Design HandwashSensor, start of the top module:
module HandwashSensor(
    input clk,
    input reset,
    input acceptLeftHandDistance,
    input [15:0] leftHandDistance,
    input acceptLeftHandGain,
    input [7:0] leftHandGain,
    input acceptRightHandDistance,
    input [15:0] rightHandDistance,
    input acceptRightHandGain,
    input [7:0] rightHandGain,
    output waterOn
);
==> flow/config.mk <==
export PLATFORM = sky130hd
export DESIGN_NAME = HandwashSensor
export DESIGN_NICKNAME = HandwashSensor
export VERILOG_FILES = /design/flow/design.v
export SDC_FILE = /design/flow/constraint.sdc
export NUM_CORES = 4
export LEC_CHECK = 0
export ABC_AREA = 1
export CAP_MARGIN = 0
export CORE_ASPECT_RATIO = 0.91
export CORE_MARGIN = 2
export CORE_UTILIZATION = 72
export CTS_CLUSTER_DIAMETER = 54
export CTS_CLUSTER_SIZE = 93
export MAX_ROUTING_LAYER = met4
export PLACE_DENSITY = 0.42
export SETUP_SLACK_MARGIN = 0.45
export SLEW_MARGIN = 20
export TNS_END_PERCENT = 75
==> flow/constraint.sdc <==
create_clock -name core_clock -period 5.41 [get_ports {clk}]
set_input_delay 1.0820 -clock core_clock [delete_from_list [all_inputs] [get_ports {clk}]]
set_output_delay 1.0820 -clock core_clock [all_outputs]
set_load 0.01 [all_outputs]
run.sh (not shown) runs the stock make flow with config.mk's settings and CLKGATE_MAP_FILE=.
Edit:
ABC_AREA = default   (was 1)
CAP_MARGIN = 20   (was 0)
CORE_ASPECT_RATIO = default   (was 0.91)
CTS_CLUSTER_DIAMETER = default   (was 54)
CTS_CLUSTER_SIZE = 97   (was 93)
MAX_ROUTING_LAYER = default   (was met4)
PLACE_DENSITY = 0.41   (was 0.42)
SETUP_SLACK_MARGIN = default   (was 0.45)
TNS_END_PERCENT = default   (was 75)
clock period = 9.73 ns   (was 5.41 ns; I/O delays follow)
=>
- utilization increases by 1.9 points
- die size decreases by 7.1%
- routed wire length decreases by 15%
- worst hold slack loses 22 ps
- total power decreases by 54%
- maximum frequency decreases by 7.1%
- via count decreases by 19%
- global-route usage decreases by 3.5 points
- cell area decreases by 5.9%
Edit:
CORE_UTILIZATION = 64   (was 72)
CTS_CLUSTER_SIZE = default   (was 97)
PLACE_DENSITY = default   (was 0.41)
clock period = 4.11 ns   (was 9.73 ns; I/O delays follow)
With this change the flow finished with negative setup slack left.
Sequential power came out higher by well over a third.
Synthesized area stays the same.
Clock-buffer cell count is unchanged.
Total power grows to 2.7 times its value.
Hold slack degrades by 64 ps.
Worst setup slack loses 5100 ps.
Edit:
PLACE_DENSITY = 0.43   (was default)
clock period = 6.03 ns   (was 4.11 ns; I/O delays follow)
After rerunning: The changed run finished clean; wire length drops by 19%; setup slack gets better by 1400 ps; first-iteration DRC count went up by 9.1%; maximum frequency fell by 11%; hold slack gains 55 ps.
Edit:
CORE_UTILIZATION = 48   (was 64)
PLACE_DENSITY = default   (was 0.43)
clock period = 5.18 ns   (was 6.03 ns; I/O delays follow)
After rerunning: The new run completed with no timing, DRC or antenna violations. Sequential power rose by 14%. Setup slack is worse by 700 ps. Power rose by 20%. Critical path depth stays the same. Routed wire length rose by 1.2%. Design area rose by 2.1%. Utilization fell by 17 points. Synthesized area stays the same. Non-clock buffer count rose by 17. Sequential cell count is unchanged.
Edit:
ABC_AREA = 1   (was default)
CORE_UTILIZATION = 70   (was 48)
CTS_CLUSTER_DIAMETER = 40   (was default)
CTS_CLUSTER_SIZE = 72   (was default)
clock period = 4.44 ns   (was 5.18 ns; I/O delays follow)
Outcome: The new run ran to the end with no violations. Global-route usage rises by 13 points. Utilization rises by 27 points. Die size falls by 25%. Clock power rises by 6.2%. Cell area rises by 8.5%. Sequential power rises by 26%. Critical path depth rises by 3. Sequential share of layout area falls by 0.58 points. Worst setup slack got worse by 54 ps. Final cell count rises by 25%. Routed wire length rises by 24%.

* * *

v13:
Starting RTL as in the previous note.
## HandwashSensor
module HandwashSensor(
    input clk,
    input reset,
    input acceptLeftHandDistance,
    input [15:0] leftHandDistance,
    input acceptLeftHandGain,
    input [7:0] leftHandGain,
    input acceptRightHandDistance,
    input [15:0] rightHandDistance,
    input acceptRightHandGain,
    input [7:0] rightHandGain,
    output waterOn
);
reg [15:0] leftHandDistanceHeld;
 always@(posedge clk)  begin
     if(reset)
         leftHandDistanceHeld <= 0;
     else if(acceptLeftHandDistance)
         leftHandDistanceHeld <= leftHandDistance;
     else
         leftHandDistanceHeld <= leftHandDistanceHeld;
 end
reg [7:0] leftHandGainHeld;
 always@(posedge clk)  begin
     if(reset)
         leftHandGainHeld <= 0;
     else if(acceptLeftHandGain)
         leftHandGainHeld <= leftHandGain;
     else
         leftHandGainHeld <= leftHandGainHeld;
 end
reg [15:0] rightHandDistanceHeld;
 always@(posedge clk)  begin
     if(reset)
         rightHandDistanceHeld <= 0;
     else if(acceptRightHandDistance)
         rightHandDistanceHeld <= rightHandDistance;
     else
         rightHandDistanceHeld <= rightHandDistanceHeld;
 end
reg [7:0] rightHandGainHeld;
 always@(posedge clk)  begin
     if(reset)
         rightHandGainHeld <= 0;
     else if(acceptRightHandGain)
         rightHandGainHeld <= rightHandGain;
     else
         rightHandGainHeld <= rightHandGainHeld;
 end
wire [15:0] leftHand;
 wire [23:0] leftHandDistanceHeld_Mult_leftHandGainHeld;
 DSP48_AxB dsp_leftHandDistanceHeld_Mult_leftHandGainHeld(
     .CLK(clk),
     .A({ {9{1'b0}}, leftHandDistanceHeld}),
     .B({ {10{1'b0}}, leftHandGainHeld}),
     .P(leftHandDistanceHeld_Mult_leftHandGainHeld)
 );
 reg [16:0] leftHandDistanceHeld_Mult_leftHandGainHeld_ShiftR_7;
 always@(posedge clk) begin
     if(reset)
  ...
Settings: LEC_CHECK=0, CAP_MARGIN=35, CORE_ASPECT_RATIO=0.93, CORE_MARGIN=2, CORE_UTILIZATION=72, CTS_CLUSTER_DIAMETER=47, CTS_CLUSTER_SIZE=78, GPL_ROUTABILITY_DRIVEN=1, GPL_TIMING_DRIVEN=1, MAX_ROUTING_LAYER=met5, PLACE_DENSITY=0.66, SETUP_SLACK_MARGIN=-0.35, SLEW_MARGIN=30, TNS_END_PERCENT=90; clock period 4.12 ns.
v13 had finished all stages when the layout checks came back failing, citing negative setup slack.
Here is what was changed in the inputs of v8 compared with v13.
- a change of SLEW_MARGIN from 30 to 0
- a deleted CTS_CLUSTER_DIAMETER that had been 47
- a change of CORE_ASPECT_RATIO from 0.93 to 0.76
- an added PLACE_DENSITY_LB_ADDON of 0.08
- a change of GPL_ROUTABILITY_DRIVEN from 1 to 0
- a change of CORE_UTILIZATION from 72 to 35
- a change of TNS_END_PERCENT from 90 to 20
- a deleted PLACE_DENSITY that had been 0.66
- a change of the clock period (ns, I/O delays scaled along) from 4.12 to 5.46
[summary]
No stage failed in v8, and the final checks on the layout all came back clean.
From v13 to v8 the numbers moved as follows: count of inserted tapcells shows an increase of 216, clock skew held steady.
The higher global-route wire length before repair came out of v13.
Route | v8 vs v13 | wire shorter in v8
In the reports for v13 and v8, the larger clock period minus worst slack belongs to v8.
On non-clock buffer count, the lower figure sits with v8, not v13.
Status: total DRC errors in the routed layout parity (v8, v13)
In v8 the setup slack turned out 1050 ps higher than in v13.
#### Input delta (v5 over v8)
- a change of CORE_UTILIZATION from 35 to 55
- a change of CORE_ASPECT_RATIO from 0.76 to 0.5
- an added CTS_CLUSTER_DIAMETER of 361
--- outcome ---
Compared to v8, v5 reaches a higher achievable clock. From v8 to v5 the numbers moved as follows: critical path depth flat; met2 layer wire length in the routed design grew by about 15%; relative slew slack went up; area enclosed by the die boundary saw a decrease. Looking at global-route layer with the greatest usage, the met2 result is from v5; the met1 one comes from v8.
What v47 does differently from v5 at the input level:
- changing CORE_ASPECT_RATIO from 0.5 to 1.71
- changing GPL_ROUTABILITY_DRIVEN from 0 to 1
- changing CORE_UTILIZATION from 55 to 58
- removing CTS_CLUSTER_DIAMETER (formerly 361)
- changing SLEW_MARGIN from 0 to 30
- changing the clock period (ns, I/O delays scaled along) from 5.46 to 4.63
### Flow results
The flow completed for v47, but it is not clean: the layout still shows negative setup slack. Taking v5 as the reference, in v47 maximum clock frequency grew by 7.4%; worst hold slack shrank by 87 ps; minimum clock period after layout saw a decrease; count of max-cap constraint violations flat. Summary of the comparison: final critical-path share of the clock period is higher in v47, relative to v5. | placed instance count | v47 vs v5 | 74 higher |. Of v5 and v47, the lower pin count of the biggest net entering global routing belongs to v5. v47 vs. v5: via density per instance did not really move; setup slack fell 470 ps. Per the comparison of v47 with v5, buffer-and-inverter tally for the worst setup path increased by 1 relative to the old numbers; total detailed-routing wirelength increased by 520 µm relative to the old numbers.
Modified inputs, v10 compared to v47
- CORE_UTILIZATION: 58 -> 57
- CORE_ASPECT_RATIO: 1.71 -> 1.81
- GPL_ROUTABILITY_DRIVEN: 1 -> 0
- SLEW_MARGIN: 30 -> 0
- CTS_CLUSTER_DIAMETER: unset -> 106
- the clock period (ns, I/O delays scaled along): 4.63 -> 5.46
==> results <==
[compare] base=v47 new=v10: sum of negative setup slack rose 530 ps; final cell count fell about 5%. Re worst-case setup margin in the final layout: v47 and v10 aren't equal, and the higher value belongs to v10. Every stage of the flow completed for v10, and the final layout passed the timing, DRC and antenna checks.
No activity file was given, so power comes from the tool's default toggle rates.
